==> flow/design.v (excerpt) <==
module wrapper #(
    parameter DATA_WIDTH = 32,
    parameter ADDR_WIDTH = 8,
    parameter RESP_WIDTH = 3
)
(
    input s3_axi_aclk,
    input s3_axi_aresetn,
    input [ADDR_WIDTH-1:0] s3_axi_awaddr,
    input s3_axi_awvalid,
    output wire s3_axi_awready,
    input [DATA_WIDTH-1:0] s3_axi_wdata,
    input [DATA_WIDTH/8:0] s3_axi_wstrb,
    input s3_axi_wvalid,
    output wire s3_axi_wready,
    output wire [RESP_WIDTH - 1:0] s3_axi_bresp,
    output wire s3_axi_bvalid,
    input s3_axi_bready,
    input [ADDR_WIDTH-1:0] s3_axi_araddr,
    input s3_axi_arvalid,
    output wire s3_axi_arready,
    output wire [DATA_WIDTH-1:0] s3_axi_rdata,
    output wire [RESP_WIDTH - 1:0] s3_axi_rresp,
    output wire s3_axi_rvalid,
    input s3_axi_rready
);
make LEC_CHECK=0 ABC_AREA=0 CAP_MARGIN=20 CORE_MARGIN=2 CORE_UTILIZATION=66 SETUP_SLACK_MARGIN=-0.5 SLEW_MARGIN=20 TNS_END_PERCENT=5 finish   # period 6.2 ns
run.sh (not shown) runs the stock make flow with config.mk's settings and CLKGATE_MAP_FILE=.
The first run produced a layout that fails on setup timing.
Edit:
Settings changed: ABC_AREA 0 to default, CORE_UTILIZATION 66 to 72, CTS_CLUSTER_SIZE from default to 57, PLACE_DENSITY_LB_ADDON from default to 0.0, SETUP_SLACK_MARGIN -0.5 to default, TNS_END_PERCENT 5 to default.
Clock period 6.2 ns to 7.52 ns, I/O delays scaled along.
The changed run reached the layout checks and failed them: setup timing. Setup slack improved by 1.4 ns. Wire length shrinks slightly. Via count climbs slightly.
Edit:
Settings changed: CAP_MARGIN 20 to 5, SETUP_SLACK_MARGIN from default to -0.49.
Clock period 7.52 ns to 6.5 ns, I/O delays scaled along.
What happened: The new run ran to the end with violations: setup timing. Routed wire length went up by 5.0%. Utilization went up by 1.9 points. Cell area went up by 2.3%. Non-clock buffer count went up by 101. Count of clock-buffer cells in the layout went up by 1. Synthesized cell count does not change. Global-route usage went up by 1.5 points. Die area is unchanged. Maximum frequency stays flat.
Edit:
Settings changed: CAP_MARGIN 5 to 20, CORE_UTILIZATION 72 to 40, CTS_CLUSTER_SIZE 57 to default, PLACE_DENSITY_LB_ADDON 0.0 to default, SETUP_SLACK_MARGIN -0.49 to default.
Clock period 6.5 ns to 9.39 ns, I/O delays scaled along.
This time the run passed the timing, DRC and antenna checks. Hold slack improves by 0.0072 ns. Routed wire length decreases by 11%. Power went down by 31%. Clock-buffer cell count rose by 7. Final cell count rises by 4.7%. Global-route usage falls by 20 points. Sequential share of layout area came out higher by 1.5 points. Non-clock buffer count fell by 480. First-iteration DRC count is lower by 32%. Core utilization fell by 42 points. Cell area drops by 7.8%.
Edit:
Settings changed: CORE_UTILIZATION 40 to 13.
Clock period 9.39 ns to 10.0 ns, I/O delays scaled along.
Outcome: The changed run produced a clean layout; clock-buffer cell count fell by 9; design area rose by a little under a tenth; worst setup slack is better by 0.64 ns; die area rose to 3.0 times its value; wire length rose by a little under a tenth; power fell by a few percent; global-route usage fell by 13 points; non-clock buffer count fell by 23; final cell count rose by well over a third; worst hold slack is better by 0.011 ns; sequential cell count does not change.
Edit:
Settings changed: CORE_UTILIZATION 13 to 59.
Clock period 10.0 ns to 5.22 ns, I/O delays scaled along.
Effect: The changed run completed, yet does not pass: setup timing. Total power increases by about 90%. Routed wire length came out higher by 3.0%. Maximum frequency grows by about 13%. Sequential share of layout area shrinks by 0.38 points. Setup slack degrades by 3.8 ns. Synthesized area stays the same. Sequential power rises by about 90%.

* * *

Starting RTL as in the previous note.
## wrapper
module wrapper #(
    parameter DATA_WIDTH = 32,
    parameter ADDR_WIDTH = 8,
    parameter RESP_WIDTH = 3
)
(
    input s3_axi_aclk,
    input s3_axi_aresetn,
    input [ADDR_WIDTH-1:0] s3_axi_awaddr,
    input s3_axi_awvalid,
    output wire s3_axi_awready,
    input [DATA_WIDTH-1:0] s3_axi_wdata,
    input [DATA_WIDTH/8:0] s3_axi_wstrb,
    input s3_axi_wvalid,
    output wire s3_axi_wready,
    output wire [RESP_WIDTH - 1:0] s3_axi_bresp,
    output wire s3_axi_bvalid,
    input s3_axi_bready,
    input [ADDR_WIDTH-1:0] s3_axi_araddr,
    input s3_axi_arvalid,
    output wire s3_axi_arready,
    output wire [DATA_WIDTH-1:0] s3_axi_rdata,
    output wire [RESP_WIDTH - 1:0] s3_axi_rresp,
    output wire s3_axi_rvalid,
    input s3_axi_rready
);
make LEC_CHECK=0 CAP_MARGIN=40 CELL_PAD_IN_SITES_DETAIL_PLACEMENT=1 CELL_PAD_IN_SITES_GLOBAL_PLACEMENT=0 CORE_MARGIN=10 CORE_UTILIZATION=40 CTS_CLUSTER_DIAMETER=53 CTS_CLUSTER_SIZE=57 GPL_ROUTABILITY_DRIVEN=0 PLACE_DENSITY_LB_ADDON=0.14 SLEW_MARGIN=10 finish   # period 12.7 ns
The baseline went through all stages and came out clean.
==> next run, changes <==
CAP_MARGIN = 20   (was 40)
CELL_PAD_IN_SITES_DETAIL_PLACEMENT = unset   (was 1)
CELL_PAD_IN_SITES_GLOBAL_PLACEMENT = unset   (was 0)
CORE_MARGIN = 2   (was 10)
CORE_UTILIZATION = 66   (was 40)
CTS_CLUSTER_DIAMETER = unset   (was 53)
CTS_CLUSTER_SIZE = unset   (was 57)
GPL_ROUTABILITY_DRIVEN = unset   (was 0)
PLACE_DENSITY_LB_ADDON = unset   (was 0.14)
SLEW_MARGIN = 20   (was 10)
clock period = 7.52 ns   (was 12.7 ns; I/O delays follow)
After rerunning: This time the run completed, yet does not pass: negative setup slack. Sequential share of layout area fell by 1.5 points. Die size fell by 44%. Setup slack loses 4.1 ns. Non-clock buffer count grows by 430. Via count is higher by 5.4%. Clock-buffer cell count rises by 50.

* * *

Setup of main:
wrapper again, from the RTL that the note above started with.
make LEC_CHECK=0 CAP_MARGIN=20 CELL_PAD_IN_SITES_GLOBAL_PLACEMENT=1 CORE_MARGIN=2 CORE_UTILIZATION=40 CTS_CLUSTER_DIAMETER=53 GPL_ROUTABILITY_DRIVEN=0 SLEW_MARGIN=10 finish   # period 12.7 ns
The following lists how the feature branch was set up differently from main:
==> flow/config.mk <==
export PLATFORM = sky130hd
export DESIGN_NAME = wrapper
export DESIGN_NICKNAME = wrapper
export VERILOG_FILES = /design/flow/design.v
export SDC_FILE = /design/flow/constraint.sdc
export NUM_CORES = 4
export LEC_CHECK = 0
export ABC_AREA = 1
export CAP_MARGIN = 20
export CORE_MARGIN = 2
export CORE_UTILIZATION = 66
export SETUP_SLACK_MARGIN = -0.5
export SLEW_MARGIN = 20
==> flow/constraint.sdc <==
create_clock -name core_clock -period 7.45 [get_ports {s3_axi_aclk}]
set_input_delay 1.4900 -clock core_clock [delete_from_list [all_inputs] [get_ports {s3_axi_aclk}]]
set_output_delay 1.4900 -clock core_clock [all_outputs]
set_load 0.01 [all_outputs]
Notes after the runs:
- Max global-route wire length before repair across the feature branch and main: the feature branch
- Relative to main, the wire length measured on the feature branch has decreased slightly.
- Taking main over the feature branch, the cell area ratio works out to 0.943.
- Of the two candidates, main has the better hold slack and the feature branch the worse one.
- Comparing the feature branch and main, the lower pre-CTS setup slack was measured on the feature branch.
- Summary — register-to-register slack, the feature branch relative to main: lower, by 3640 ps.
- Status the feature branch: flow complete, layout not clean - setup timing
- The feature branch has power above what main had.

* * *

Starting RTL as in the previous note.
## wrapper
module wrapper #(
    parameter DATA_WIDTH = 32,
    parameter ADDR_WIDTH = 8,
    parameter RESP_WIDTH = 3
)
(
    input s3_axi_aclk,
    input s3_axi_aresetn,
    input [ADDR_WIDTH-1:0] s3_axi_awaddr,
    input s3_axi_awvalid,
    output wire s3_axi_awready,
    input [DATA_WIDTH-1:0] s3_axi_wdata,
    input [DATA_WIDTH/8:0] s3_axi_wstrb,
    input s3_axi_wvalid,
    output wire s3_axi_wready,
    output wire [RESP_WIDTH - 1:0] s3_axi_bresp,
    output wire s3_axi_bvalid,
    input s3_axi_bready,
    input [ADDR_WIDTH-1:0] s3_axi_araddr,
    input s3_axi_arvalid,
    output wire s3_axi_arready,
    output wire [DATA_WIDTH-1:0] s3_axi_rdata,
    output wire [RESP_WIDTH - 1:0] s3_axi_rresp,
    output wire s3_axi_rvalid,
    input s3_axi_rready
);
wire [ADDR_WIDTH-1:0] connect_slave1_awaddr;
wire connect_slave1_awvalid;
wire connect_slave1_awready;
wire [DATA_WIDTH-1:0] connect_slave1_wdata;
wire [DATA_WIDTH/8:0] connect_slave1_wstrb;
wire connect_slave1_wvalid;
wire connect_slave1_wready;
wire [RESP_WIDTH - 1:0] connect_slave1_bresp;
wire connect_slave1_bvalid;
wire connect_slave1_bready;
wire [ADDR_WIDTH-1:0] connect_slave1_araddr;
wire connect_slave1_arvalid;
wire connect_slave1_arready;
wire [DATA_WIDTH-1:0] connect_slave1_rdata;
wire [RESP_WIDTH - 1:0] connect_slave1_rresp;
wire connect_slave1_rvalid;
wire connect_slave1_rready;
wire [ADDR_WIDTH-1:0] connect_slave2_awaddr;
wire connect_slave2_awvalid;
wire connect_slave2_awready;
wire [DATA_WIDTH-1:0] connect_slave2_wdata;
wire [DATA_WIDTH/8:0] connect_slave2_wstrb;
wire connect_slave2_wvalid;
wire connect_slave2_wready;
wire [RESP_WIDTH - 1:0] connect_slave2_bresp;
wire connect_slave2_bvalid;
wire connect_slave2_bready;
wire [ADDR_WIDTH-1:0] connect_slave2_araddr;
wire connect_slave2_arvalid;
wire connect_slave2_arready;
wire [DATA_WIDTH-1:0] connect_slave2_rdata;
wire [RESP_WIDTH - 1:0] connect_slave2_rresp;
wire connect_slave2_rvalid;
wire connect_slave2_rready;
bus#(
  ...
Settings: LEC_CHECK=0, CAP_MARGIN=20, CORE_MARGIN=2, CORE_UTILIZATION=72, CTS_CLUSTER_DIAMETER=28, MAX_ROUTING_LAYER=met4, SETUP_SLACK_MARGIN=1.25, SLEW_MARGIN=20; clock period 8.68 ns.
The first run finished with timing, DRC and antenna clean.
==> next run, changes <==
Settings changed: CTS_CLUSTER_DIAMETER 28 to not set, CTS_CLUSTER_SIZE set to 59, PLACE_DENSITY_LB_ADDON set to 0.0, SETUP_SLACK_MARGIN 1.25 to 2.18.
Clock period 8.68 ns to 7.62 ns, I/O delays scaled along.
The new run produced a layout that fails on negative setup slack.
Utilization increases by 1.2 points.
Area after synthesis stays the same.
Die size does not change.
Worst setup slack loses 1.1 ns.
Power falls by 13%.
Clock skew drops by 0.033 ns.
Final area grows by 1.4%.
Final cell count goes up by 2.0%.
Sequential power grows by 14%.
Global-route usage falls by 0.19 points.
Routed wire length is lower by 2.7%.
Power figures rest on the tool's default switching activity, not on a simulated workload.
